--- flow/run.sh ---
#!/bin/bash
# the make line also repeats each setting of config.mk as NAME=value (left out here)
make -C /OpenROAD-flow-scripts/flow DESIGN_CONFIG=/design/flow/config.mk WORK_HOME=/design/flow/orfs CLKGATE_MAP_FILE= finish
--- flow/config.mk ---
export PLATFORM = sky130hd
export DESIGN_NAME = DiscriminantCalculator
export DESIGN_NICKNAME = DiscriminantCalculator
export VERILOG_FILES = /design/flow/design.v
export SDC_FILE = /design/flow/constraint.sdc
export NUM_CORES = 4
export LEC_CHECK = 0
export CAP_MARGIN = 20
export CORE_MARGIN = 2
export CORE_UTILIZATION = 64
export CTS_CLUSTER_SIZE = 100
export SLEW_MARGIN = 20
--- flow/constraint.sdc ---
create_clock -name core_clock -period 10.0 [get_ports {CLK}]
set_input_delay 2.0000 -clock core_clock [delete_from_list [all_inputs] [get_ports {CLK}]]
set_output_delay 2.0000 -clock core_clock [all_outputs]
set_load 0.01 [all_outputs]
--- flow/design.v ---
`timescale 1ns / 1ps
module DiscriminantCalculator(
    input signed [31:0] SphereX,
    input signed [31:0] SphereY,
    input signed [31:0] SphereZ,
    input [31:0] SphereRadius,
    input signed [31:0] RayStartX,
    input signed [31:0] RayStartY,
    input signed [31:0] RayStartZ,
    input signed [31:0] RayDirX,
    input signed [31:0] RayDirY,
    input signed [31:0] RayDirZ,
    output signed [31:0] Discriminant,
    output signed [31:0] B_out,
    output QuickIntersects,
    input CLK,
    input aresetn,
    input InputValid,
    output InputReady,
    output OutputReady
    );
    parameter waiting = 2'b00;
    parameter reading = 2'b01;
    parameter process = 2'b10;
    parameter process2 = 2'b11;
    logic [1:0] nextState;
    logic [1:0] state;
    logic signed [31:0] dx;
    logic signed [31:0] dy;
    logic signed [31:0] dz;
    logic signed [31:0] discriminant;
    logic signed [31:0] A;
    logic signed [31:0] B;
    logic signed [31:0] C;
    logic signed [31:0] distX;
    logic signed [31:0] distY;
    logic signed [31:0] distZ;
    logic [31:0] sphereRadiusSquared;
    assign InputReady = (state == waiting);
    assign OutputReady = (state == process2);
    assign Discriminant = discriminant;
    assign B_out = B;
    assign QuickIntersects = (discriminant > 0);
    always_ff@(posedge CLK) begin
        if (aresetn == 1'b0) begin
            state <= waiting;
        end else begin
            state <= nextState;
        end
        if (nextState == reading) begin
            dx <= RayDirX;
            dy <= RayDirY;
            dz <= RayDirZ;
            distX <= RayStartX - SphereX;
            distY <= RayStartY - SphereY;
            distZ <= RayStartZ - SphereZ;
            sphereRadiusSquared <= SphereRadius * SphereRadius;
            A <= RayDirX * RayDirX + RayDirY * RayDirY + RayDirZ * RayDirZ;
        end else if (nextState == process) begin
            B <= (dx * distX + dy * distY + dz * distZ) << 1;
            C <= (distX * distX + distY * distY + distZ * distZ) - sphereRadiusSquared;
        end else if (nextState == process2) begin
            discriminant <= B * B - 4 * A * C;
        end         
    end
    always_comb begin
        case (state) 
        waiting:
            if (InputValid) begin
                nextState = reading;
            end else begin
                nextState = waiting;
            end            
        reading:
            nextState = process;
        process:
            nextState = process2;
        process2:
            nextState = waiting;
        endcase
    end
endmodule
==> impl_metrics.json, run 1 <==
{
  "common_cells": "inv_1, fa_1, nand2_1",
  "die_w_um": 525,
  "cts_tree": "done",
  "grtUsageTotal": 0.364,
  "synth_cell_types": 75,
  "largest_area_cell": "fa_1",
  "cp.required_ns": 10.43,
  "min_period_ns": 9.83,
  "hold_depth": 2,
  "dpl.hpwl_mm": 418,
  "grt_pass1_wl_mm": 757,
  "drv_cap": 0,
  "clk_latency_ns": 0.71,
  "ys_seq_share": 0.0586,
  "ys.warnings.count": 1,
  "setup.worst_path.start": "RayDirZ[6]",
  "core_area_um2": 270000,
  "drv_slew": 0,
  "critical-path-slowest-cell": "fa_1",
  "critPathTopFamily": "adder cells",
  "die_h_um": 525,
  "status": "complete, no violations",
  "cp-start-kind": "input port",
  "tool_warnings": 83,
  "overflow": 0,
  "remaining_drc_errors": 0,
  "hold_viol_final": 0,
  "clock_skew_ns": 0.0686,
  "die_area_um2": 275000,
  "fp-utilization": 0.642,
  "r2r_cells": 29,
  "grt_pass1_vias": 130260,
  "yosys_area_um2": 174000,
  "cp.arrival_ns": 10.26,
  "worstHoldStart": "state[0]",
  "path_clk_slew_ns": 0.06,
  "syn_area_um2": 174000,
  "syn2layout_area_growth_pct": 8.81,
  "gp_congestion": 0.952,
  "post_drt_wl_per_cell_um": 21.1,
  "first_iter_violations": 8212,
  "ys_sh_simple": 0.117,
  "cts_htree_levels": 2,
  "cp-end-kind": "flip-flop",
  "nFillCells": 21931,
  "r2r-end": "C[29]",
  "crit_type": "in2reg",
  "tightest_slew_ns": 1.26,
  "clock-sinks": 340,
  "path_buffers": 7,
  "fa_ha_area_frac": 0.626,
  "ios": 390,
  "crit_end": "A[29]",
  "post-route-period-util": 0.983,
  "nNetsFinal": 25277,
  "worstHoldEndpoint": "state[0]",
  "rows": 191,
  "slowest_delay_ns": 0.55,
  "yosys.area.top_type_share": 0.503,
  "synthCells": 18271,
  "via_count": 119442,
  "synth-async-reset-ratio": 0,
  "grt_max_degree": 109,
  "slew_headroom": 0.153,
  "muxShareOfSynthArea": 0.000346,
  "edf_count": 336,
  "setup_viol": 0,
  "clockBufferDepth": 3,
  "fmax_mhz": 102,
  "min_path_type": "reg2reg",
  "synthFlopType": "edfxtp_1",
  "drtPass1Iterations": 6,
  "clock-root-buffer": "clkbuf_16",
  "top_logic_kind": "adder cells",
  "worst-path-stages": 28,
  "yosys.area_share.aoi": 0.0241,
  "yosys-top-cells-area": "fa_1, ha_1, inv_1",
  "top_cell": "inv_1",
  "ys_ff": 340,
  "r2r_start": "distZ[12]",
  "antenna_found_initial": 26,
  "ys_cells": 18271,
  "syn_area_per_cell_um2": 9.50,
  "portBuffers": 374,
  "numCtsBuffers": 47,
  "routed_wl_mm": 475,
  "vias_per_cell": 5.31,
  "path_common_cell": "fa_1",
  "critPathMaxFanout": 5,
  "reg2reg_slack_ns": 0.28,
  "ant_nets": 0,
  "xor_area_frac": 0.0384,
  "postLayoutCoreUtil": 0.699
}
-- stage by stage --
step / instance area [um2] / TNS (ns) / worst slack [ns] / instances / hold WS, ns
after CTS: 188000 / 0 / 0.0522 / 22475 / 0.507
after global placement: 187000 / -3.73 / -0.662 / 22387 / 0.489
after floorplan: 174000 / -61.93 / -0.253 / 18273 / 0.495
final: 189000 / 0 / 0.169 / 22509 / 0.505
after global routing: 189000 / -0.0340 / -0.0340 / 22499 / 0.537
after detailed placement: 187000 / -4.28 / -0.723 / 22388 / 0.485
-- final cells by class --
cell class | instances | area (um2) | share of cell area
Multi-Input combinational cell | 11677 | 140000 | 0.742
Timing Repair Buffer | 1210 | 11300 | 0.0596
Clock buffer | 50 | 1190 | 0.00629
Clock inverter | 37 | 533 | 0.00282
Tap cell | 3570 | 4470 | 0.0236
Sequential cell | 340 | 10200 | 0.0538
Antenna cell | 11 | 27.5 | 0.000146
Inverter | 5614 | 21100 | 0.112
-- per-layer routing --
| metal | up-vias | share of wire | track usage |
|---|---|---|---|
| met5 | - | 0.00022 | 0 |
| met4 | 16 | 0.045 | 0.126 |
| met3 | 692 | 0.092 | 0.0729 |
| met2 | 4482 | 0.46 | 0.570 |
| met1 | 61070 | 0.41 | 0.510 |
| li1 | 53182 | - | - |
-- repair_timing --
item | 4_1_cts | 5_1_grt
gates cloned | 0 | 2
hold buffers | 0 | 0
gates resized | 1 | 80
buffers inserted | 0 | 20
setup endpoints to repair | 1 | 9
pin swaps | 0 | 45
==> inputs of run 2 (changes only) <==
- ABC_AREA: default -> 0
- CORE_UTILIZATION: 64 -> 72
- CTS_CLUSTER_DIAMETER: default -> 361
- CTS_CLUSTER_SIZE: 100 -> default
- HOLD_SLACK_MARGIN: default -> -0.08
- PLACE_DENSITY: default -> 0.67
- SETUP_SLACK_MARGIN: default -> 1.8
- TNS_END_PERCENT: default -> 5
- clock period: 10.0 -> 11.0 ns (I/O delays scaled with it)
==> impl_metrics.json, run 2 <==
{
  "min_path_type": "reg2reg",
  "portBuffers": 374,
  "clock-sinks": 340,
  "top_cell": "inv_1",
  "cts_tree": "done",
  "r2r-end": "C[29]",
  "core_area_um2": 240000,
  "drtPass1Iterations": 6,
  "edf_count": 336,
  "worst-path-stages": 28,
  "tightest_slew_ns": 1.30,
  "xor_area_frac": 0.0384,
  "grt_max_degree": 137,
  "post_drt_wl_per_cell_um": 21.9,
  "yosys.area_share.aoi": 0.0241,
  "finalSetupTns_ns": 0,
  "synth-async-reset-ratio": 0,
  "worstHoldStart": "state[0]",
  "hold_slack_ns": 0.509,
  "drv_slew": 0,
  "critical-path-slowest-cell": "fa_1",
  "clock_skew_ns": 0.0596,
  "rows": 180,
  "fa_ha_area_frac": 0.626,
  "ys_ff": 340,
  "clock-root-buffer": "clkbuf_16",
  "via_count": 121569,
  "tool_warnings": 89,
  "worstHoldEndpoint": "state[0]",
  "r2r_start": "distZ[6]",
  "ys_seq_share": 0.0586,
  "die_w_um": 495,
  "nNetsFinal": 24998,
  "ant_nets": 0,
  "grtUsageTotal": 0.411,
  "die_area_um2": 245000,
  "gp_congestion": 0.985,
  "cp-end-kind": "flip-flop",
  "status": "complete, no violations",
  "syn_area_per_cell_um2": 9.50,
  "fmax_mhz": 103,
  "first_iter_violations": 10059,
  "yosys_area_um2": 174000,
  "hold_viol_final": 0,
  "slowest_delay_ns": 0.59,
  "cp.arrival_ns": 10.15,
  "fp-utilization": 0.723,
  "critPathTopFamily": "adder cells",
  "nFillCells": 16939,
  "top_logic_kind": "adder cells",
  "routed_wl_mm": 477,
  "reg2reg_slack_ns": 1.33,
  "ys_sh_simple": 0.117,
  "grt_pass1_wl_mm": 753,
  "path_common_cell": "fa_1",
  "clockBufferDepth": 3,
  "vias_per_cell": 5.57,
  "rsz0062_at_grt": "yes",
  "r2r_cells": 30,
  "synthFlopType": "edfxtp_1",
  "muxShareOfSynthArea": 0.000346,
  "slew_headroom": 0.125,
  "clk_latency_ns": 0.69,
  "overflow": 0,
  "crit_end": "A[29]",
  "cp-start-kind": "input port",
  "grt_pass1_vias": 132306,
  "ys_cells": 18271,
  "syn_area_um2": 174000,
  "path_clk_slew_ns": 0.06,
  "dpl.hpwl_mm": 407,
  "yosys-top-cells-area": "fa_1, ha_1, inv_1",
  "numCtsBuffers": 43,
  "post-route-period-util": 0.885,
  "die_h_um": 495,
  "setup_viol": 0,
  "yosys.area.top_type_share": 0.503,
  "cts_htree_levels": 2,
  "common_cells": "inv_1, fa_1, nand2_1",
  "cp.required_ns": 11.42,
  "critPathMaxFanout": 6,
  "post-route-cell-area_um2": 186000,
  "path_buffers": 9,
  "ios": 390,
  "pre_cts_ws_ns": -0.0749,
  "timing.final.ws_setup_ns": 1.26,
  "drv_cap": 0,
  "place_area_um2": 182000,
  "synth_cell_types": 75,
  "ys.warnings.count": 1,
  "synthCells": 18271,
  "crit_type": "in2reg",
  "min_period_ns": 9.74,
  "syn2layout_area_growth_pct": 7.36,
  "antenna_found_initial": 36,
  "remaining_drc_errors": 0,
  "setup.worst_path.start": "RayDirX[13]",
  "largest_area_cell": "fa_1",
  "hold_depth": 2
}
[run 2: through the flow]
step	utilization	std cells
after global routing	0.776	21832
after detailed placement	0.760	21603
after global placement	0.760	21602
final	0.776	21842
after floorplan	-	18273
after CTS	0.773	21795
[run 2: per-layer routing]
layer,up-vias,track usage,wire [um]
li1,52593,-,-
met1,61793,0.552,178000
met2,5972,0.623,213000
met3,1175,0.108,55100
met4,36,0.207,30700
met5,-,0,243
[run 2: repair_timing]
action	CTS	global route
gates resized	174	118
pin swaps	59	44
endpoints found under the setup margin	47	55
hold buffers	0	0
gates cloned	9	0
setup buffers	105	28
[run 2: area by class of cell]
type / instances / area (um2) / area share
Timing Repair Buffer: 935 / 9160 / 0.0492
Antenna cell: 13 / 32.5 / 0.000175
Sequential cell: 340 / 10200 / 0.0546
Multi-Input combinational cell: 11677 / 141000 / 0.754
Clock buffer: 47 / 1090 / 0.00585
Clock inverter: 31 / 332 / 0.00178
Tap cell: 3185 / 3990 / 0.0214
Inverter: 5614 / 21100 / 0.113
==> inputs of run 3 (changes only) <==
- ABC_AREA: 0 -> default
- CAP_MARGIN: 20 -> 0
- CTS_CLUSTER_DIAMETER: 361 -> default
- CTS_CLUSTER_SIZE: default -> 43
- HOLD_SLACK_MARGIN: -0.08 -> 0.25
- PLACE_DENSITY: 0.67 -> default
- SETUP_SLACK_MARGIN: 1.8 -> default
- TNS_END_PERCENT: 5 -> default
- clock period: 11.0 -> 7.74 ns (I/O delays scaled with it)
==> impl_metrics.json, run 3 <==
{
  "crit_type": "reg2reg",
  "clockBufferDepth": 3,
  "grtUsageTotal": 0.473,
  "crit_end": "C[26]",
  "grt_max_degree": 153,
  "reg2reg_slack_ns": -1.68,
  "antenna_found_initial": 50,
  "yosys.area.top_type_share": 0.503,
  "synth-async-reset-ratio": 0,
  "min_path_type": "reg2reg",
  "fa_ha_area_frac": 0.626,
  "yosys.area_share.aoi": 0.0241,
  "drv_slew": 0,
  "worst-path-stages": 29,
  "die_area_um2": 245000,
  "rows": 180,
  "cp.required_ns": 8.20,
  "worstHoldEndpoint": "state[0]",
  "portBuffers": 374,
  "ys_ff": 340,
  "worstHoldStart": "state[0]",
  "cp-end-kind": "flip-flop",
  "status": "complete, but fails checks",
  "cp-start-kind": "flip-flop",
  "numCtsBuffers": 43,
  "synthFlopType": "edfxtp_1",
  "ios": 390,
  "nNetsFinal": 27022,
  "gp_congestion": 1.07,
  "overflow": 0,
  "drv_cap": 0,
  "top_cell": "inv_1",
  "path_buffers": 9,
  "timing.final.ws_setup_ns": -1.68,
  "ys_cells": 18271,
  "r2r_start": "distZ[12]",
  "clock_skew_ns": 0.0762,
  "clock-root-buffer": "clkbuf_16",
  "path_common_cell": "fa_1",
  "top_logic_kind": "adder cells",
  "critPathMaxFanout": 14,
  "syn_area_per_cell_um2": 9.50,
  "core_area_um2": 240000,
  "ys_seq_share": 0.0586,
  "tightest_slew_ns": 1.11,
  "vias_per_cell": 5.78,
  "post-route-period-util": 1.22,
  "routed_wl_mm": 586,
  "tool_warnings": 86,
  "setup_viol": 76,
  "remaining_drc_errors": 0,
  "yosys-top-cells-area": "fa_1, ha_1, inv_1",
  "post_drt_wl_per_cell_um": 24.5,
  "syn2layout_area_growth_pct": 19.6,
  "synthCells": 18271,
  "ys.warnings.count": 1,
  "die_h_um": 495,
  "critical-path-slowest-cell": "fa_1",
  "first_iter_violations": 13687,
  "pre_cts_ws_ns": -2.28,
  "hold_depth": 2,
  "hold_viol_final": 0,
  "grt_pass1_wl_mm": 861,
  "xor_area_frac": 0.0384,
  "fp-utilization": 0.723,
  "setup.worst_path.start": "distZ[12]",
  "edf_count": 336,
  "muxShareOfSynthArea": 0.000346,
  "cp.arrival_ns": 9.88,
  "critPathTopFamily": "adder cells",
  "rsz0062_at_grt": "yes",
  "via_count": 138116,
  "r2r-end": "C[26]",
  "slowest_delay_ns": 0.65,
  "clk_latency_ns": 0.74,
  "drtPass1Iterations": 9,
  "syn_area_um2": 174000,
  "cts_htree_levels": 2,
  "cts_tree": "done",
  "stdcell_count": 23884,
  "dp_cells": 23492,
  "clock-sinks": 340,
  "ys_sh_simple": 0.117,
  "min_period_ns": 9.42,
  "largest_area_cell": "fa_1",
  "failed_checks": "setup timing",
  "r2r_cells": 29,
  "common_cells": "inv_1, fa_1, nand2_1",
  "die_w_um": 495,
  "slew_headroom": 0.257,
  "path_clk_slew_ns": 0.08,
  "synth_cell_types": 75,
  "yosys_area_um2": 174000,
  "ant_nets": 0,
  "grt_pass1_vias": 151613,
  "dpl.hpwl_mm": 473,
  "fmax_mhz": 106
}
run 3: per-stage QoR:
stage               area (um2)  setup TNS (ns)  utilization  hold WS (ns)
detailed placement      199000          -83.95        0.829         0.482
CTS                     205000          -36.53        0.854         0.505
global placement        199000          -73.72        0.829         0.482
floorplan               176000         -524.49            -         0.495
finish                  208000          -55.51        0.865         0.505
global route            208000          -65.46        0.865         0.559
run 3: cell type report:
| type | instances | area, um2 |
|---|---|---|
| antenna | 29 | 72.6 |
| sequential | 340 | 10200 |
| clock buffer | 51 | 1130 |
| fill | 12503 | 32400 |
| inverter | 5614 | 21100 |
| tap | 3185 | 3990 |
| clock inverter | 29 | 315 |
| multi-input combinational | 11677 | 144000 |
| timing repair buffer | 2959 | 26500 |
run 3: routing by layer:
layer / global-route usage / wire [um] / vias up
met5: 0.00157 / 441 / -
met4: 0.336 / 61100 / 44
met3: 0.140 / 70900 / 3337
met2: 0.744 / 266000 / 9283
met1: 0.559 / 188000 / 68730
li1: - / - / 56722
run 3: repair_timing:
item                                    in CTS  in global routing
gates cloned                                16                  2
resized                                    935                493
hold buffers                                 0                  0
pin swaps                                  527                392
setup buffers                              202                120
endpoints found under the setup margin      78                 84
==> inputs of run 4 (changes only) <==
- CAP_MARGIN: 0 -> 20
- CORE_ASPECT_RATIO: default -> 1.49
- CTS_CLUSTER_DIAMETER: default -> 77
- CTS_CLUSTER_SIZE: 43 -> default
- GPL_TIMING_DRIVEN: default -> 1
- HOLD_SLACK_MARGIN: 0.25 -> -0.08
- MAX_ROUTING_LAYER: default -> met5
- PLACE_DENSITY: default -> 0.44
- SETUP_SLACK_MARGIN: default -> -0.63
- SLEW_MARGIN: 20 -> 5
- TNS_END_PERCENT: default -> 80
- clock period: 7.74 -> 7.09 ns (I/O delays scaled with it)
==> impl_metrics.json, run 4 <==
{
  "status": "complete, but fails checks",
  "failed_checks": "capacitance limit, slew limit, setup timing",
  "gp_congestion": 1.10,
  "hold_viol_final": 0,
  "yosys.area.top_type_share": 0.503,
  "stdcell_count": 24017,
  "timing.final.ws_setup_ns": -3.32,
  "place_area_um2": 201000,
  "ant_nets": 0,
  "wl_met1_mm": 170,
  "dpl.hpwl_mm": 520,
  "critPathTopFamily": "adder cells",
  "slew_headroom": -0.0381,
  "largest_area_cell": "fa_1",
  "post-route-cell-area_um2": 206000,
  "rsz0062_at_grt": "yes",
  "clock_skew_ns": 0.0760,
  "synth-async-reset-ratio": 0,
  "path_clk_slew_ns": 0.08,
  "overflow": 0,
  "postLayoutCoreUtil": 0.856,
  "common_cells": "inv_1, fa_1, nand2_1",
  "drtPass1Iterations": 9,
  "cts_tree": "done",
  "core_area_um2": 240000,
  "dp_cells": 23801,
  "ys_ff": 340,
  "min_path_type": "reg2reg",
  "slowest_delay_ns": 0.77,
  "fp-utilization": 0.722,
  "syn_area_per_cell_um2": 9.50,
  "tightest_slew_ns": 1.55,
  "r2r_cells": 32,
  "worstHoldStart": "state[0]",
  "clock-root-buffer": "clkbuf_16",
  "grt_pass1_vias": 161045,
  "ios": 390,
  "tool_warnings": 87,
  "vias_per_cell": 5.95,
  "cp-start-kind": "flip-flop",
  "portBuffers": 374,
  "crit_type": "reg2reg",
  "die_area_um2": 245000,
  "grt_max_degree": 128,
  "clock-sinks": 340,
  "top_cell": "inv_1",
  "path_buffers": 12,
  "rows": 220,
  "highest_layer": "met5",
  "fa_ha_area_frac": 0.626,
  "r2r_start": "distZ[3]",
  "setup_viol": 101,
  "ys_seq_share": 0.0586,
  "ys.warnings.count": 1,
  "via_count": 142901,
  "antenna_found_initial": 87,
  "synthFlopType": "edfxtp_1",
  "syn2layout_area_growth_pct": 18.5,
  "r2r-end": "C[29]",
  "die_h_um": 603,
  "crit_end": "C[29]",
  "drv_cap": 1,
  "post-route-period-util": 1.47,
  "wl_met2_mm": 297,
  "numCtsBuffers": 47,
  "yosys-top-cells-area": "fa_1, ha_1, inv_1",
  "cp.arrival_ns": 10.89,
  "edf_count": 336,
  "top_logic_kind": "adder cells",
  "setup.worst_path.start": "distZ[3]",
  "path_common_cell": "fa_1",
  "worstHoldEndpoint": "state[0]",
  "clk_latency_ns": 0.79,
  "finalSetupTns_ns": -127.48,
  "routed_wl_mm": 656,
  "wl_met3_mm": 81.2,
  "grtUsageTotal": 0.565,
  "nNetsFinal": 27089,
  "critical-path-slowest-cell": "fa_1",
  "worst-path-stages": 32,
  "cp.required_ns": 7.56,
  "grt_pass1_wl_mm": 982,
  "muxShareOfSynthArea": 0.000346,
  "fmax_mhz": 96.0,
  "post_drt_wl_per_cell_um": 27.3,
  "die_w_um": 406,
  "min_period_ns": 10.41,
  "clockBufferDepth": 3,
  "first_iter_violations": 16492,
  "critPathMaxFanout": 7,
  "drv_slew": 2,
  "remaining_drc_errors": 0,
  "xor_area_frac": 0.0384,
  "ys_cells": 18271,
  "syn_area_um2": 174000,
  "synthCells": 18271,
  "yosys_area_um2": 174000,
  "ys_sh_simple": 0.117,
  "postCtsHoldBufs": 0,
  "yosys.area_share.aoi": 0.0241,
  "cp-end-kind": "flip-flop",
  "reg2reg_slack_ns": -3.32,
  "hold_depth": 2,
  "cts_htree_levels": 2,
  "synth_cell_types": 75
}
[run 4: layout make-up]
| cell class | instances | area [um2] |
|---|---|---|
| diodes | 60 | 150 |
| inverters | 5614 | 21100 |
| repair buffers | 3022 | 26400 |
| well taps | 3219 | 4030 |
| flip-flops and latches | 340 | 10200 |
| fillers | 13203 | 34700 |
| clock inverters | 33 | 389 |
| multi-input cells | 11677 | 142000 |
| clock buffers | 52 | 1190 |
[run 4: stage by stage]
stage / hold slack [ns] / worst slack [ns]
6_report: 0.537 / -3.32
5_1_grt: 0.561 / -3.91
3_3_place_gp: 0.500 / -2.92
2_1_floorplan: 0.495 / -2.58
3_5_place_dp: 0.515 / -3.09
4_1_cts: 0.533 / -2.01
[run 4: metal layers]
metal / up-vias / global-route usage
li1: 56864 / -
met2: 10206 / 0.851
met1: 70447 / 0.516
met3: 5318 / 0.259
met4: 66 / 0.668
met5: - / 0.0245
[run 4: what timing repair did]
action	in CTS	in global routing
pin swaps	288	218
gates resized	718	291
setup endpoints to repair	82	82
buffers inserted	63	70
cloned	1	1
==> inputs of run 5 (changes only) <==
- ABC_AREA: default -> 0
- CORE_ASPECT_RATIO: 1.49 -> default
- CTS_CLUSTER_DIAMETER: 77 -> 346
- GPL_TIMING_DRIVEN: 1 -> default
- MAX_ROUTING_LAYER: met5 -> default
- PLACE_DENSITY: 0.44 -> 0.67
- SETUP_SLACK_MARGIN: -0.63 -> -0.51
- SLEW_MARGIN: 5 -> 20
- TNS_END_PERCENT: 80 -> default
- clock period: 7.09 -> 8.03 ns (I/O delays scaled with it)
==> impl_metrics.json, run 5 <==
{
  "place_area_um2": 198000,
  "hold_depth": 1,
  "r2r-end": "C[28]",
  "ys_cells": 18271,
  "rsz0062_at_grt": "yes",
  "syn2layout_area_growth_pct": 16.5,
  "nNetsFinal": 26679,
  "cts_htree_levels": 2,
  "via_count": 130417,
  "grtUsageTotal": 0.441,
  "path_clk_slew_ns": 0.08,
  "post_drt_wl_per_cell_um": 22.1,
  "reg2reg_slack_ns": -1.11,
  "xor_area_frac": 0.0384,
  "remaining_drc_errors": 0,
  "synth_cell_types": 75,
  "clk_latency_ns": 0.71,
  "largest_area_cell": "fa_1",
  "die_w_um": 495,
  "vias_per_cell": 5.54,
  "min_period_ns": 9.14,
  "synthCells": 18271,
  "fp-utilization": 0.723,
  "portBuffers": 374,
  "grt_max_degree": 146,
  "critical-path-slowest-cell": "fa_1",
  "cp-start-kind": "flip-flop",
  "common_cells": "inv_1, fa_1, nand2_1",
  "crit_type": "reg2reg",
  "hold_slack_ns": 0.517,
  "yosys.area.top_type_share": 0.503,
  "syn_area_um2": 174000,
  "yosys_area_um2": 174000,
  "crit_end": "C[28]",
  "grt_pass1_wl_mm": 808,
  "yosys-top-cells-area": "fa_1, ha_1, inv_1",
  "fa_ha_area_frac": 0.626,
  "yosys.area_share.aoi": 0.0241,
  "slowest_delay_ns": 0.60,
  "clockBufferDepth": 3,
  "overflow": 0,
  "status": "complete, but fails checks",
  "clock_skew_ns": 0.0439,
  "tool_warnings": 91,
  "dpl.hpwl_mm": 449,
  "first_iter_violations": 11225,
  "gp_congestion": 1.03,
  "ys_ff": 340,
  "hold_viol_final": 0,
  "core_area_um2": 240000,
  "ant_nets": 0,
  "post-route-period-util": 1.14,
  "finalSetupTns_ns": -30.18,
  "numCtsBuffers": 48,
  "rows": 180,
  "muxShareOfSynthArea": 0.000346,
  "timing.final.ws_setup_ns": -1.11,
  "cts_tree": "done",
  "critPathMaxFanout": 4,
  "tightest_slew_ns": 1.05,
  "slew_headroom": 0.297,
  "path_buffers": 8,
  "worstHoldEndpoint": "state[1]",
  "edf_count": 336,
  "cp.arrival_ns": 9.57,
  "worst-path-stages": 30,
  "pre_cts_ws_ns": -2.15,
  "setup.worst_path.start": "distX[10]",
  "critPathTopFamily": "adder cells",
  "clock-sinks": 340,
  "ys_seq_share": 0.0586,
  "clock-root-buffer": "clkbuf_16",
  "post-route-cell-area_um2": 202000,
  "synth-async-reset-ratio": 0,
  "grt_pass1_vias": 143830,
  "synthFlopType": "edfxtp_1",
  "worstHoldStart": "state[2]",
  "cp-end-kind": "flip-flop",
  "top_logic_kind": "adder cells",
  "antenna_found_initial": 38,
  "min_path_type": "reg2reg",
  "ios": 390,
  "ys.warnings.count": 1,
  "cp.required_ns": 8.45,
  "die_h_um": 495,
  "drv_slew": 0,
  "top_cell": "inv_1",
  "r2r_start": "distX[10]",
  "drtPass1Iterations": 7,
  "setup_viol": 65,
  "ys_sh_simple": 0.117,
  "die_area_um2": 245000,
  "fmax_mhz": 109,
  "failed_checks": "setup timing",
  "routed_wl_mm": 520,
  "syn_area_per_cell_um2": 9.50,
  "path_common_cell": "fa_1",
  "postLayoutCoreUtil": 0.842,
  "r2r_cells": 30,
  "drv_cap": 0
}
==> run 5: through the flow <==
step	std cells
after floorplan	18273
after global placement	23371
after detailed placement	23371
after CTS	23460
after global routing	23522
final	23539
==> run 5: routing by layer <==
metal | vias to the layer above | part of all wire | global-route usage
met5 | - | 0.00027 | 0.000196
met4 | 22 | 0.082 | 0.278
met3 | 1781 | 0.11 | 0.120
met2 | 6853 | 0.45 | 0.681
met1 | 65724 | 0.35 | 0.555
li1 | 56037 | - | -
==> run 5: what timing repair did <==
action / in CTS / in global routing
pin swaps: 150 / 298
hold buffers: 0 / 0
setup buffers: 43 / 76
cloned: 8 / 5
resized: 361 / 461
endpoints found under the setup margin: 37 / 57
==> run 5: layout make-up <==
type | count | area (um2)
sequential | 340 | 10200
timing repair buffer | 2611 | 23300
clock inverter | 37 | 420
multi-input combinational | 11677 | 142000
clock buffer | 50 | 1210
antenna | 25 | 62.6
tap | 3185 | 3990
inverter | 5614 | 21100
fill | 14166 | 37800
==> inputs of run 6 (changes only) <==
- ABC_AREA: 0 -> default
- CORE_ASPECT_RATIO: default -> 0.68
- CTS_CLUSTER_DIAMETER: 346 -> 77
- GPL_TIMING_DRIVEN: default -> 1
- MAX_ROUTING_LAYER: default -> met5
- PLACE_DENSITY: 0.67 -> 0.44
- SETUP_SLACK_MARGIN: -0.51 -> -0.63
- TNS_END_PERCENT: default -> 80
- clock period: 8.03 -> 7.52 ns (I/O delays scaled with it)
==> impl_metrics.json, run 6 <==
{
  "grt_pass1_wl_mm": 847,
  "common_cells": "inv_1, fa_1, nand2_1",
  "fa_ha_area_frac": 0.626,
  "remaining_drc_errors": 0,
  "clock-sinks": 340,
  "cts_tree": "done",
  "ys_cells": 18271,
  "core_area_um2": 239000,
  "fmax_mhz": 108,
  "ys.warnings.count": 1,
  "synthFlopType": "edfxtp_1",
  "final-comb-area_um2": 142000,
  "critical-path-slowest-cell": "fa_1",
  "rows": 148,
  "drv_cap": 0,
  "numCtsBuffers": 46,
  "slowest_delay_ns": 0.54,
  "first_iter_violations": 13907,
  "r2r_start": "distZ[10]",
  "synthCells": 18271,
  "setup.worst_path.start": "distZ[10]",
  "cts_htree_levels": 2,
  "hold_slack_ns": 0.508,
  "post-route-period-util": 1.23,
  "gp_congestion": 1.04,
  "postLayoutCoreUtil": 0.849,
  "cp-start-kind": "flip-flop",
  "ys_seq_share": 0.0586,
  "slew_headroom": 0.345,
  "hold_depth": 2,
  "xor_area_frac": 0.0384,
  "synth_cell_types": 75,
  "synth-async-reset-ratio": 0,
  "min_period_ns": 9.27,
  "timing.final.ws_setup_ns": -1.75,
  "syn2layout_area_growth_pct": 17.1,
  "overflow": 0,
  "path_common_cell": "fa_1",
  "grt_pass1_vias": 143647,
  "failed_checks": "setup timing",
  "reg2reg_slack_ns": -1.75,
  "crit_type": "reg2reg",
  "nNetsFinal": 26855,
  "hold_viol_final": 0,
  "critPathTopFamily": "adder cells",
  "worst-path-stages": 34,
  "r2r-end": "C[29]",
  "clk_latency_ns": 0.74,
  "dpl.hpwl_mm": 480,
  "dp_cells": 23594,
  "tool_warnings": 85,
  "routed_wl_mm": 557,
  "edf_count": 336,
  "via_count": 133273,
  "status": "complete, but fails checks",
  "muxShareOfSynthArea": 0.000346,
  "grt_max_degree": 120,
  "clock-root-buffer": "clkbuf_16",
  "min_path_type": "reg2reg",
  "top_logic_kind": "adder cells",
  "syn_area_per_cell_um2": 9.50,
  "clockBufferDepth": 3,
  "post_drt_wl_per_cell_um": 23.4,
  "drv_slew": 0,
  "finalSetupTns_ns": -71.93,
  "die_w_um": 599,
  "yosys.area_share.aoi": 0.0241,
  "regArea_um2": 10200,
  "postCtsHoldBufs": 0,
  "worstHoldStart": "state[0]",
  "path_buffers": 11,
  "grtUsageTotal": 0.468,
  "ys_sh_simple": 0.117,
  "clock_skew_ns": 0.0343,
  "syn_area_um2": 174000,
  "path_clk_slew_ns": 0.06,
  "tightest_slew_ns": 0.975,
  "ios": 390,
  "rsz0062_at_grt": "yes",
  "critPathMaxFanout": 4,
  "drtPass1Iterations": 9,
  "die_area_um2": 245000,
  "cp.required_ns": 7.98,
  "fp-utilization": 0.725,
  "ys_ff": 340,
  "crit_end": "C[29]",
  "cp.arrival_ns": 9.73,
  "nFillCells": 13590,
  "r2r_cells": 34,
  "worstHoldEndpoint": "state[0]",
  "cp-end-kind": "flip-flop",
  "largest_area_cell": "fa_1",
  "portBuffers": 374,
  "ant_nets": 0,
  "yosys_area_um2": 174000,
  "yosys.area.top_type_share": 0.503,
  "top_cell": "inv_1",
  "vias_per_cell": 5.61,
  "stdcell_count": 23755,
  "setup_viol": 89,
  "antenna_found_initial": 42,
  "yosys-top-cells-area": "fa_1, ha_1, inv_1",
  "die_h_um": 409
}
==> run 6: per-layer routing <==
layer	share of wire	vias up	track usage
met5	0.0013	-	0.00490
met4	0.061	52	0.220
met3	0.16	1717	0.202
met2	0.41	8895	0.647
met1	0.37	66276	0.638
li1	-	56333	-
==> run 6: stage by stage <==
stage,area (um2),setup WS (ns)
3_5_place_dp,199000,-2.63
3_3_place_gp,199000,-2.55
5_1_grt,203000,-1.94
4_1_cts,202000,-1.77
2_1_floorplan,174000,-2.24
6_report,203000,-1.75
==> run 6: what timing repair did <==
item                                    in CTS  in global routing
cloned                                       1                  1
gates resized                              607                316
buffers inserted                            82                 60
endpoints found under the setup margin      67                 76
pin swaps                                  283                253
==> run 6: area by class of cell <==
| cell class | instances | area share |
|---|---|---|
| multi-input cells | 11677 | 0.700 |
| repair buffers | 2789 | 0.119 |
| inverters | 5614 | 0.104 |
| flip-flops and latches | 340 | 0.0500 |
| well taps | 3225 | 0.0198 |
| clock buffers | 51 | 0.00586 |
| clock inverters | 34 | 0.00207 |
| diodes | 25 | 0.000308 |
==> inputs of run 7 (changes only) <==
- ABC_AREA: default -> 0
- CAP_MARGIN: 20 -> 35
- CELL_PAD_IN_SITES_GLOBAL_PLACEMENT: default -> 1
- CORE_ASPECT_RATIO: 0.68 -> default
- CORE_UTILIZATION: 72 -> 23
- CTS_CLUSTER_DIAMETER: 77 -> default
- GPL_TIMING_DRIVEN: 1 -> default
- HOLD_SLACK_MARGIN: -0.08 -> default
- MAX_ROUTING_LAYER: met5 -> default
- PLACE_DENSITY: 0.44 -> default
- PLACE_DENSITY_LB_ADDON: default -> 0.06
- SETUP_SLACK_MARGIN: -0.63 -> default
- SLEW_MARGIN: 20 -> 25
- TNS_END_PERCENT: 80 -> default
- clock period: 7.52 -> 14.8 ns (I/O delays scaled with it)
==> impl_metrics.json, run 7 <==
{
  "fa_ha_area_frac": 0.626,
  "vias_per_cell": 4.00,
  "clock-sinks": 340,
  "syn2layout_area_growth_pct": 10.8,
  "die_w_um": 873,
  "tightest_slew_ns": 0.946,
  "critPathTopFamily": "adder cells",
  "dpl.hpwl_mm": 565,
  "grtUsageTotal": 0.176,
  "nNetsFinal": 24810,
  "slowest_delay_ns": 1.04,
  "ys.warnings.count": 1,
  "edf_count": 336,
  "r2r-end": "B[31]",
  "overflow": 0,
  "syn_area_per_cell_um2": 9.50,
  "yosys-top-cells-area": "fa_1, ha_1, inv_1",
  "min_path_type": "reg2reg",
  "hold_depth": 2,
  "top_cell": "inv_1",
  "synthFlopType": "edfxtp_1",
  "drtPass1Iterations": 18,
  "xor_area_frac": 0.0384,
  "grt_pass1_wl_mm": 970,
  "ant_nets": 0,
  "r2r_cells": 25,
  "die_area_um2": 762000,
  "finalSetupTns_ns": 0,
  "ys_seq_share": 0.0586,
  "drv_slew": 0,
  "critPathMaxFanout": 12,
  "remaining_drc_errors": 0,
  "hold_viol_final": 0,
  "path_clk_slew_ns": 0.08,
  "setup.worst_path.start": "RayDirZ[10]",
  "cp.arrival_ns": 12.56,
  "largest_area_cell": "fa_1",
  "cts_htree_levels": 2,
  "path_common_cell": "fa_1",
  "place_area_um2": 190000,
  "fmax_mhz": 83.4,
  "cp.required_ns": 15.37,
  "worstHoldEndpoint": "state[0]",
  "worst-path-stages": 30,
  "r2r_start": "distY[5]",
  "gp_congestion": 0.764,
  "routed_wl_mm": 655,
  "core_area_um2": 754000,
  "portBuffers": 374,
  "yosys.area_share.aoi": 0.0241,
  "yosys_area_um2": 174000,
  "fp-utilization": 0.230,
  "muxShareOfSynthArea": 0.000346,
  "clock_skew_ns": 0.0739,
  "ys_cells": 18271,
  "critical-path-slowest-cell": "clkdlybuf4s50_1",
  "cp-end-kind": "flip-flop",
  "top_logic_kind": "adder cells",
  "setup_viol": 0,
  "synth_cell_types": 75,
  "rows": 319,
  "antenna_found_initial": 83,
  "crit_type": "in2reg",
  "drv_cap": 0,
  "grt_max_degree": 64,
  "worstHoldStart": "state[0]",
  "ios": 390,
  "ys_ff": 340,
  "hold_slack_ns": 0.513,
  "synthCells": 18271,
  "common_cells": "inv_1, fa_1, nand2_1",
  "tool_warnings": 76,
  "cts_setup_buffers": 0,
  "synth-async-reset-ratio": 0,
  "ctsResizeCount": 0,
  "cp-start-kind": "input port",
  "cts_tree": "done",
  "post_drt_wl_per_cell_um": 23.0,
  "yosys.area.top_type_share": 0.503,
  "reg2reg_slack_ns": 4.05,
  "post-route-period-util": 0.810,
  "via_count": 113944,
  "crit_end": "A[29]",
  "first_iter_violations": 4506,
  "rsz0062_at_grt": "no",
  "numCtsBuffers": 58,
  "syn_area_um2": 174000,
  "clock-root-buffer": "clkbuf_16",
  "grt_pass1_vias": 134401,
  "status": "complete, no violations",
  "postCtsHoldBufs": 0,
  "clk_latency_ns": 0.81,
  "min_period_ns": 11.99,
  "slew_headroom": 0.370,
  "nFillCells": 82163,
  "path_buffers": 10,
  "post-route-cell-area_um2": 192000,
  "ys_sh_simple": 0.117,
  "die_h_um": 873,
  "clockBufferDepth": 3
}
[run 7: metrics by stage]
stage	utilization	worst slack (ns)	cells
after floorplan	-	3.59	18273
after global placement	0.252	1.90	28289
after detailed placement	0.252	1.96	28311
after CTS	0.255	2.88	28418
after global routing	0.255	2.47	28446
final	0.255	2.81	28468
[run 7: routing by layer]
layer  up-vias  track usage  share of wire
met3       197      0.00828          0.018
met5         -            0       0.000063
li1      52306            -              -
met2      1149        0.310           0.50
met4         6       0.0198          0.012
met1     60286        0.245           0.47
[run 7: cell type report]
type / instances / area (um2) / share of cell area
antenna: 47 / 118 / 0.000611
clock buffer: 64 / 1470 / 0.00766
clock inverter: 43 / 479 / 0.00249
inverter: 5614 / 21100 / 0.110
multi-input combinational: 11677 / 140000 / 0.728
sequential: 340 / 10200 / 0.0529
tap: 9951 / 12500 / 0.0647
timing repair buffer: 732 / 6550 / 0.0340
==> inputs of run 8 (changes only) <==
- ABC_AREA: 0 -> default
- CAP_MARGIN: 35 -> 20
- CELL_PAD_IN_SITES_GLOBAL_PLACEMENT: 1 -> default
- CORE_UTILIZATION: 23 -> 72
- CTS_CLUSTER_DIAMETER: default -> 52
- PLACE_DENSITY_LB_ADDON: 0.06 -> default
- SETUP_SLACK_MARGIN: default -> 2.07
- SLEW_MARGIN: 25 -> 20
- clock period: 14.8 -> 6.93 ns (I/O delays scaled with it)
==> impl_metrics.json, run 8 <==
{
  "status": "complete, but fails checks",
  "failed_checks": "setup timing",
  "dpl.hpwl_mm": 483,
  "hold_depth": 1,
  "synth-async-reset-ratio": 0,
  "ys.warnings.count": 1,
  "crit_end": "B[30]",
  "ant_nets": 0,
  "yosys_area_um2": 174000,
  "largest_area_cell": "fa_1",
  "antenna_found_initial": 67,
  "post_drt_wl_per_cell_um": 27.5,
  "clockBufferDepth": 3,
  "worstHoldStart": "state[1]",
  "gp_congestion": 1.06,
  "worst-path-stages": 29,
  "reg2reg_slack_ns": -2.80,
  "critPathTopFamily": "adder cells",
  "postLayoutCoreUtil": 0.878,
  "portBuffers": 374,
  "syn_area_per_cell_um2": 9.50,
  "setup.worst_path.start": "dz[4]",
  "grt_pass1_vias": 157857,
  "top_cell": "inv_1",
  "cts_htree_levels": 2,
  "critical-path-slowest-cell": "fa_1",
  "clk_latency_ns": 0.83,
  "r2r_start": "dz[4]",
  "crit_type": "reg2reg",
  "grt_max_degree": 150,
  "cts_tree": "done",
  "yosys-top-cells-area": "fa_1, ha_1, inv_1",
  "syn2layout_area_growth_pct": 21.4,
  "critPathMaxFanout": 21,
  "die_w_um": 495,
  "hold_viol_final": 0,
  "core_area_um2": 240000,
  "synth_cell_types": 75,
  "vias_per_cell": 6.12,
  "min_period_ns": 9.73,
  "common_cells": "inv_1, fa_1, nand2_1",
  "cp-start-kind": "flip-flop",
  "overflow": 0,
  "die_area_um2": 245000,
  "fa_ha_area_frac": 0.626,
  "yosys.area_share.aoi": 0.0241,
  "numCtsBuffers": 59,
  "slew_headroom": 0.208,
  "nNetsFinal": 27251,
  "xor_area_frac": 0.0384,
  "ys_cells": 18271,
  "drtPass1Iterations": 10,
  "path_common_cell": "fa_1",
  "path_clk_slew_ns": 0.06,
  "muxShareOfSynthArea": 0.000346,
  "clock_skew_ns": 0.0707,
  "r2r-end": "B[30]",
  "place_area_um2": 200000,
  "worstHoldEndpoint": "state[3]",
  "cp.arrival_ns": 10.26,
  "fmax_mhz": 103,
  "slowest_delay_ns": 1.11,
  "clock-root-buffer": "clkbuf_16",
  "grt_pass1_wl_mm": 905,
  "timing.final.ws_setup_ns": -2.80,
  "rows": 180,
  "synthCells": 18271,
  "post-route-cell-area_um2": 211000,
  "ys_seq_share": 0.0586,
  "clock-sinks": 340,
  "cp-end-kind": "flip-flop",
  "remaining_drc_errors": 0,
  "ys_ff": 340,
  "r2r_cells": 29,
  "drv_cap": 0,
  "ys_sh_simple": 0.117,
  "grtUsageTotal": 0.499,
  "top_logic_kind": "adder cells",
  "yosys.area.top_type_share": 0.503,
  "path_buffers": 6,
  "routed_wl_mm": 665,
  "first_iter_violations": 18421,
  "setup_viol": 104,
  "post-route-period-util": 1.40,
  "fp-utilization": 0.723,
  "tightest_slew_ns": 1.17,
  "syn_area_um2": 174000,
  "min_path_type": "reg2reg",
  "synthFlopType": "edfxtp_1",
  "via_count": 147644,
  "drv_slew": 0,
  "edf_count": 336,
  "rsz0062_at_grt": "yes",
  "tool_warnings": 86,
  "cp.required_ns": 7.46,
  "finalSetupTns_ns": -160.14,
  "ios": 390,
  "die_h_um": 495
}
[run 8: routing by layer]
| metal | share of wire | GRT usage | up-vias |
|---|---|---|---|
| met2 | 0.43 | 0.770 | 13215 |
| li1 | - | - | 57195 |
| met5 | 0.0014 | 0.00313 | - |
| met1 | 0.29 | 0.573 | 71661 |
| met3 | 0.15 | 0.156 | 5519 |
| met4 | 0.13 | 0.417 | 54 |
[run 8: layout make-up]
class | count | area [um2]
Multi-Input combinational cell | 11677 | 145000
Fill cell | 11242 | 29400
Timing Repair Buffer | 3172 | 28000
Inverter | 5614 | 21100
Sequential cell | 340 | 10200
Tap cell | 3185 | 3990
Clock buffer | 66 | 1500
Clock inverter | 45 | 527
Antenna cell | 39 | 97.6
[run 8: stage by stage]
stage	std cells	hold WS, ns	setup WS, ns
final	24138	0.523	-2.80
after global routing	24106	0.537	-2.85
after CTS	23995	0.525	-2.04
after detailed placement	23619	0.495	-2.99
after global placement	23619	0.489	-2.93
after floorplan	18273	0.495	-2.71
[run 8: repair_timing]
action                                  4_1_cts  5_1_grt
endpoints found under the setup margin      132      140
gates resized                              1096      539
cloned                                       11        2
hold buffers                                  0        0
setup buffers                               254      101
pin swaps                                   508      409
==> inputs of run 9 (changes only) <==
- CTS_CLUSTER_DIAMETER: 52 -> default
- HOLD_SLACK_MARGIN: default -> 0.29
- SETUP_SLACK_MARGIN: 2.07 -> -0.59
- clock period: 6.93 -> 7.71 ns (I/O delays scaled with it)
==> impl_metrics.json, run 9 <==
{
  "vias_per_cell": 5.48,
  "remaining_drc_errors": 0,
  "critPathMaxFanout": 10,
  "use_met1": 0.555,
  "hold_viol_final": 0,
  "yosys.area.top_type_share": 0.503,
  "critical-path-slowest-cell": "fa_2",
  "clock-sinks": 340,
  "numCtsBuffers": 48,
  "die_w_um": 495,
  "timing.final.ws_setup_ns": -1.38,
  "xor_area_frac": 0.0384,
  "crit_end": "B[31]",
  "post-route-cell-area_um2": 203000,
  "postCtsHoldBufs": 0,
  "drtPass1Iterations": 9,
  "status": "complete, but fails checks",
  "ys_sh_simple": 0.117,
  "synth-async-reset-ratio": 0,
  "worstHoldEndpoint": "state[0]",
  "routed_wl_mm": 510,
  "cp.required_ns": 8.15,
  "die_area_um2": 245000,
  "clock-root-buffer": "clkbuf_16",
  "ys_cells": 18271,
  "path_clk_slew_ns": 0.06,
  "cts_htree_levels": 2,
  "grt_pass1_vias": 142817,
  "dpl.hpwl_mm": 442,
  "first_iter_violations": 10340,
  "r2r_start": "distX[3]",
  "portBuffers": 374,
  "r2r_cells": 33,
  "fa_ha_area_frac": 0.626,
  "path_common_cell": "fa_1",
  "place_area_um2": 199000,
  "postLayoutCoreUtil": 0.844,
  "yosys_area_um2": 174000,
  "yosys.area_share.aoi": 0.0241,
  "met2_usage": 0.662,
  "reg2reg_slack_ns": -1.38,
  "slowest_delay_ns": 0.59,
  "syn_area_per_cell_um2": 9.50,
  "common_cells": "inv_1, fa_1, nand2_1",
  "hold_depth": 2,
  "fmax_mhz": 110,
  "post_drt_wl_per_cell_um": 21.6,
  "critPathTopFamily": "adder cells",
  "worstHoldStart": "state[0]",
  "worst-path-stages": 33,
  "grt_busiest_layer": "met2",
  "clock_skew_ns": 0.0341,
  "slew_headroom": 0.346,
  "synthFlopType": "edfxtp_1",
  "cp-start-kind": "flip-flop",
  "path_buffers": 11,
  "nNetsFinal": 26749,
  "yosys-top-cells-area": "fa_1, ha_1, inv_1",
  "die_h_um": 495,
  "tool_warnings": 86,
  "cp-end-kind": "flip-flop",
  "fp-utilization": 0.723,
  "clk_latency_ns": 0.71,
  "drv_cap": 0,
  "ys_ff": 340,
  "via_count": 129318,
  "grtUsageTotal": 0.436,
  "core_area_um2": 240000,
  "hold_slack_ns": 0.530,
  "ys.warnings.count": 1,
  "rsz0062_at_grt": "yes",
  "ant_nets": 0,
  "setup.worst_path.start": "distX[3]",
  "clockBufferDepth": 3,
  "ios": 390,
  "setup_viol": 73,
  "drv_slew": 0,
  "min_path_type": "reg2reg",
  "r2r-end": "B[31]",
  "cts_tree": "done",
  "top_cell": "inv_1",
  "grt_max_degree": 119,
  "edf_count": 336,
  "grt_pass1_wl_mm": 802,
  "gp_congestion": 1.02,
  "min_period_ns": 9.09,
  "antenna_found_initial": 26,
  "crit_type": "reg2reg",
  "post-route-period-util": 1.18,
  "tightest_slew_ns": 0.980,
  "synth_cell_types": 75,
  "failed_checks": "setup timing",
  "overflow": 0,
  "synthCells": 18271,
  "cp.arrival_ns": 9.53,
  "top_logic_kind": "adder cells",
  "syn2layout_area_growth_pct": 16.8,
  "rows": 180,
  "grt_util_met3": 0.126,
  "syn_area_um2": 174000,
  "ys_seq_share": 0.0586,
  "largest_area_cell": "fa_1",
  "muxShareOfSynthArea": 0.000346
}
run 9: layer usage:
layer  vias to the layer above  wire (um)  share of wire
met3                      1656      59400           0.12
met4                        18      41600          0.082
li1                      56129          -              -
met1                     64980     181000           0.35
met5                         -        112        0.00022
met2                      6535     228000           0.45
run 9: what timing repair did:
item | CTS | global route
setup buffers | 87 | 52
gates cloned | 7 | 1
resized | 562 | 259
pin swaps | 225 | 184
setup endpoints to repair | 57 | 59
run 9: area by class of cell:
type                    count  area, um2
diodes                     16       40.0
clock buffers              53       1240
clock inverters            35        332
fillers                 14255      37300
inverters                5614      21100
multi-input cells       11677     142000
flip-flops and latches    340      10200
well taps                3185       3990
repair buffers           2681      23800
run 9: stage by stage:
| step | TNS (ns) | instances | setup WS (ns) |
|---|---|---|---|
| finish | -42.45 | 23601 | -1.38 |
| global route | -60.37 | 23588 | -1.51 |
| CTS | -41.68 | 23553 | -1.30 |
| detailed placement | -89.50 | 23438 | -2.37 |
| global placement | -82.27 | 23438 | -2.32 |
| floorplan | -538.49 | 18273 | -2.08 |
==> inputs of run 10 (changes only) <==
- CORE_ASPECT_RATIO: default -> 0.68
- CTS_CLUSTER_DIAMETER: default -> 255
- GPL_TIMING_DRIVEN: default -> 1
- HOLD_SLACK_MARGIN: 0.29 -> -0.08
- MAX_ROUTING_LAYER: default -> met5
- PLACE_DENSITY: default -> 0.91
- SETUP_SLACK_MARGIN: -0.59 -> 2.21
- TNS_END_PERCENT: default -> 80
- clock period: 7.71 -> 7.52 ns (I/O delays scaled with it)
==> impl_metrics.json, run 10 <==
{
  "ys_ff": 340,
  "syn_area_um2": 174000,
  "status": "aborted with a tool error",
  "syn_area_per_cell_um2": 9.50,
  "clockBufferDepth": 3,
  "synthCells": 18271,
  "fp-utilization": 0.725,
  "clock-root-buffer": "clkbuf_16",
  "yosys_area_um2": 174000,
  "first-error": "[ERROR GRT-0116] Global routing finished with congestion. Check the congestion regions in the DRC Viewer.",
  "muxShareOfSynthArea": 0.000346,
  "die_area_um2": 245000,
  "overflow": 40,
  "yosys.area.top_type_share": 0.503,
  "top_cell": "inv_1",
  "largest_area_cell": "fa_1",
  "grtUsageTotal": 0.613,
  "die_h_um": 409,
  "ys_seq_share": 0.0586,
  "top_logic_kind": "adder cells",
  "xor_area_frac": 0.0384,
  "gp_congestion": 1.08,
  "fa_ha_area_frac": 0.626,
  "postCtsHoldBufs": 0,
  "core_area_um2": 239000,
  "edf_count": 336,
  "ys_cells": 18271,
  "pre_cts_ws_ns": -2.62,
  "synth-async-reset-ratio": 0,
  "ys.warnings.count": 1,
  "numCtsBuffers": 46,
  "stop_stage": "global routing (5_1_grt)",
  "synth_cell_types": 75,
  "portBuffers": 374,
  "ys_sh_simple": 0.117,
  "dpl.hpwl_mm": 518,
  "common_cells": "inv_1, fa_1, nand2_1",
  "yosys.area_share.aoi": 0.0241,
  "clock-sinks": 340,
  "ios": 390,
  "synthFlopType": "edfxtp_1",
  "die_w_um": 599,
  "rows": 148,
  "cts_htree_levels": 2,
  "yosys-top-cells-area": "fa_1, ha_1, inv_1"
}
[run 10: per-layer routing]
metal / GRT usage / GRT overflow
met5: 0.204 / 0
met4: 0.486 / 18
met3: 0.442 / 10
met2: 0.770 / 9
met1: 0.680 / 3
[run 10: stage by stage]
stage                     utilization  area, um2  cells
after detailed placement        0.830     199000  23445
after floorplan                     -     176000  18273
after CTS                       0.850     204000  23663
after global placement          0.830     199000  23445
[run 10: what timing repair did]
action / in CTS
gates cloned: 10
setup endpoints to repair: 125
buffers inserted: 125
gates resized: 581
pin swaps: 389
==> inputs of run 11 (changes only) <==
- ABC_AREA: default -> 0
- CORE_ASPECT_RATIO: 0.68 -> default
- CTS_CLUSTER_DIAMETER: 255 -> default
- GPL_TIMING_DRIVEN: 1 -> default
- MAX_ROUTING_LAYER: met5 -> default
- PLACE_DENSITY: 0.91 -> 0.67
- SETUP_SLACK_MARGIN: 2.21 -> -0.57
- TNS_END_PERCENT: 80 -> default
- clock period: 7.52 -> 7.97 ns (I/O delays scaled with it)
==> impl_metrics.json, run 11 <==
{
  "status": "complete, but fails checks",
  "failed_checks": "setup timing",
  "xor_area_frac": 0.0384,
  "fmax_mhz": 109,
  "r2r_start": "distZ[10]",
  "clock-sinks": 340,
  "yosys-top-cells-area": "fa_1, ha_1, inv_1",
  "path_clk_slew_ns": 0.07,
  "tightest_slew_ns": 1.17,
  "common_cells": "inv_1, fa_1, nand2_1",
  "gp_congestion": 1.01,
  "path_buffers": 5,
  "synth_cell_types": 75,
  "numCtsBuffers": 49,
  "remaining_drc_errors": 0,
  "ys_cells": 18271,
  "slew_headroom": 0.213,
  "drtPass1Iterations": 13,
  "cts_tree": "done",
  "hold_depth": 1,
  "wl_met1_mm": 180,
  "drv_cap": 0,
  "hold_viol_final": 0,
  "portBuffers": 374,
  "cp-end-kind": "flip-flop",
  "dpl.hpwl_mm": 453,
  "syn2layout_area_growth_pct": 16.6,
  "fa_ha_area_frac": 0.626,
  "vias_per_cell": 5.55,
  "yosys_area_um2": 174000,
  "drv_slew": 0,
  "die_area_um2": 245000,
  "routed_wl_mm": 526,
  "rsz0062_at_grt": "yes",
  "r2r-end": "C[28]",
  "cp-start-kind": "flip-flop",
  "nFillCells": 13956,
  "ys.warnings.count": 1,
  "edf_count": 336,
  "wl_met2_mm": 238,
  "die_h_um": 495,
  "via_count": 130859,
  "synthCells": 18271,
  "clock_skew_ns": 0.0302,
  "worstHoldStart": "state[2]",
  "nNetsFinal": 26704,
  "setup_viol": 65,
  "grt_max_degree": 120,
  "grtUsageTotal": 0.445,
  "syn_area_per_cell_um2": 9.50,
  "ios": 390,
  "postLayoutCoreUtil": 0.843,
  "crit_end": "C[28]",
  "critPathTopFamily": "adder cells",
  "cp.required_ns": 8.39,
  "critical-path-slowest-cell": "fa_2",
  "grt_pass1_wl_mm": 816,
  "critPathMaxFanout": 7,
  "setup.worst_path.start": "distZ[10]",
  "min_path_type": "reg2reg",
  "yosys.area_share.aoi": 0.0241,
  "core_area_um2": 240000,
  "top_cell": "inv_1",
  "top_logic_kind": "adder cells",
  "die_w_um": 495,
  "highest_layer": "met5",
  "yosys.area.top_type_share": 0.503,
  "pre_cts_ws_ns": -2.19,
  "min_period_ns": 9.17,
  "post_drt_wl_per_cell_um": 22.3,
  "slowest_delay_ns": 0.69,
  "rows": 180,
  "clockBufferDepth": 3,
  "crit_type": "reg2reg",
  "tool_warnings": 85,
  "hold_slack_ns": 0.529,
  "synthFlopType": "edfxtp_1",
  "timing.final.ws_setup_ns": -1.20,
  "antenna_found_initial": 27,
  "ant_nets": 0,
  "cp.arrival_ns": 9.59,
  "grt_pass1_vias": 145607,
  "cts_htree_levels": 2,
  "fp-utilization": 0.723,
  "muxShareOfSynthArea": 0.000346,
  "r2r_cells": 28,
  "synth-async-reset-ratio": 0,
  "ys_ff": 340,
  "overflow": 0,
  "worstHoldEndpoint": "state[1]",
  "post-route-period-util": 1.15,
  "clock-root-buffer": "clkbuf_16",
  "clk_latency_ns": 0.72,
  "worst-path-stages": 28,
  "first_iter_violations": 11581,
  "syn_area_um2": 174000,
  "reg2reg_slack_ns": -1.20,
  "ys_sh_simple": 0.117,
  "wl_met3_mm": 64.0,
  "largest_area_cell": "fa_1",
  "ys_seq_share": 0.0586,
  "path_common_cell": "fa_2"
}
## run 11: routing by layer
| metal | up-vias | global-route usage |
|---|---|---|
| met5 | - | 0 |
| met1 | 65678 | 0.551 |
| met4 | 24 | 0.286 |
| met3 | 1865 | 0.134 |
| met2 | 7218 | 0.686 |
| li1 | 56074 | - |
## run 11: timing repair
action,in CTS,in global routing
setup endpoints to repair,40,57
hold buffers,0,0
cloned,4,8
resized,443,439
buffers inserted,54,77
pin swaps,164,230
## run 11: through the flow
stage | cell area, um2 | setup TNS (ns) | std cells
floorplan | 174000 | -480.58 | 18273
global route | 202000 | -46.97 | 23543
finish | 202000 | -32.08 | 23557
CTS | 201000 | -33.60 | 23513
global placement | 198000 | -63.21 | 23427
detailed placement | 198000 | -70.77 | 23427
## run 11: final cells by class
type                       count  area, um2  share of cell area
multi-input combinational  11677     142000               0.701
timing repair buffer        2635      23400               0.116
inverter                    5614      21100               0.104
sequential                   340      10200              0.0502
tap                         3185       3990              0.0197
clock buffer                  52       1260             0.00622
clock inverter                37        502             0.00248
antenna                       17       42.5            0.000210
==> inputs of run 12 (changes only) <==
- ABC_AREA: 0 -> default
- CTS_CLUSTER_DIAMETER: default -> 29
- CTS_CLUSTER_SIZE: default -> 43
- HOLD_SLACK_MARGIN: -0.08 -> 0.25
- PLACE_DENSITY: 0.67 -> default
- SETUP_SLACK_MARGIN: -0.57 -> 2.17
- clock period: 7.97 -> 7.43 ns (I/O delays scaled with it)
==> impl_metrics.json, run 12 <==
{
  "syn2layout_area_growth_pct": 22.0,
  "grt_pass1_wl_mm": 902,
  "gp_congestion": 1.07,
  "cts_htree_levels": 3,
  "post-route-cell-area_um2": 212000,
  "yosys_area_um2": 174000,
  "crit_type": "reg2reg",
  "top_cell": "inv_1",
  "yosys-top-cells-area": "fa_1, ha_1, inv_1",
  "grt_pass1_vias": 157663,
  "synth_cell_types": 75,
  "min_period_ns": 10.07,
  "core_area_um2": 240000,
  "overflow": 0,
  "cts_tree": "done",
  "yosys.area_share.aoi": 0.0241,
  "path_clk_slew_ns": 0.05,
  "reg2reg_slack_ns": -2.64,
  "common_cells": "inv_1, fa_1, nand2_1",
  "clock_skew_ns": 0.0652,
  "clockBufferDepth": 3,
  "routed_wl_mm": 659,
  "cp-start-kind": "flip-flop",
  "first_iter_violations": 17479,
  "portBuffers": 374,
  "numCtsBuffers": 89,
  "drv_cap": 1,
  "grt_max_degree": 148,
  "slowest_delay_ns": 0.79,
  "ys_ff": 340,
  "fp-utilization": 0.723,
  "clk_latency_ns": 0.80,
  "min_path_type": "reg2reg",
  "synthFlopType": "edfxtp_1",
  "cp-end-kind": "flip-flop",
  "timing.final.ws_setup_ns": -2.64,
  "finalSetupTns_ns": -113.77,
  "post_drt_wl_per_cell_um": 27.3,
  "worstHoldEndpoint": "state[1]",
  "worst-path-stages": 33,
  "drv_slew": 4,
  "place_area_um2": 200000,
  "cp.arrival_ns": 10.59,
  "synthCells": 18271,
  "fmax_mhz": 99.3,
  "post-route-period-util": 1.35,
  "synth-async-reset-ratio": 0,
  "die_h_um": 495,
  "status": "complete, but fails checks",
  "critPathTopFamily": "adder cells",
  "hold_slack_ns": 0.541,
  "antenna_found_initial": 85,
  "failed_checks": "capacitance limit, slew limit, setup timing",
  "largest_area_cell": "fa_1",
  "via_count": 146839,
  "r2r_start": "distY[1]",
  "critPathMaxFanout": 7,
  "top_logic_kind": "adder cells",
  "clock-sinks": 340,
  "path_common_cell": "fa_1",
  "ys_sh_simple": 0.117,
  "critical-path-slowest-cell": "fa_1",
  "yosys.area.top_type_share": 0.503,
  "die_area_um2": 245000,
  "cp.required_ns": 7.96,
  "path_buffers": 10,
  "xor_area_frac": 0.0384,
  "syn_area_um2": 174000,
  "dpl.hpwl_mm": 479,
  "r2r-end": "C[27]",
  "crit_end": "C[27]",
  "ios": 390,
  "ys.warnings.count": 1,
  "worstHoldStart": "state[2]",
  "die_w_um": 495,
  "r2r_cells": 33,
  "rows": 180,
  "setup_viol": 93,
  "ys_cells": 18271,
  "tightest_slew_ns": 1.54,
  "syn_area_per_cell_um2": 9.50,
  "slew_headroom": -0.0284,
  "edf_count": 336,
  "ant_nets": 0,
  "remaining_drc_errors": 0,
  "hold_depth": 1,
  "tool_warnings": 85,
  "fa_ha_area_frac": 0.626,
  "rsz0062_at_grt": "yes",
  "muxShareOfSynthArea": 0.000346,
  "nNetsFinal": 27203,
  "ys_seq_share": 0.0586,
  "grtUsageTotal": 0.498,
  "setup.worst_path.start": "distY[1]",
  "hold_viol_final": 0,
  "postLayoutCoreUtil": 0.882,
  "drtPass1Iterations": 12,
  "clock-root-buffer": "clkbuf_16",
  "vias_per_cell": 6.09
}
==> run 12: final cells by class <==
class | instances | area, um2
multi-input combinational | 11677 | 145000
sequential | 340 | 10200
fill | 11075 | 28200
clock inverter | 61 | 698
clock buffer | 104 | 2300
tap | 3185 | 3990
antenna | 54 | 135
timing repair buffer | 3094 | 28100
inverter | 5614 | 21100
==> run 12: per-stage QoR <==
stage | worst slack, ns | std cells
global route | -2.48 | 24089
global placement | -2.41 | 23583
detailed placement | -2.51 | 23583
finish | -2.64 | 24129
CTS | -1.49 | 23957
floorplan | -2.31 | 18273
==> run 12: what timing repair did <==
action | in CTS | in global routing
hold buffers | 0 | 0
pin swaps | 528 | 446
gates resized | 947 | 610
buffers inserted | 198 | 106
setup endpoints to repair | 130 | 139
cloned | 11 | 12
==> run 12: layer usage <==
layer | routed length [um] | track usage | up-vias
li1 | - | - | 57074
met1 | 196000 | 0.575 | 71489
met2 | 282000 | 0.768 | 12804
met3 | 98400 | 0.164 | 5406
met4 | 81600 | 0.391 | 66
met5 | 1480 | 0 | -
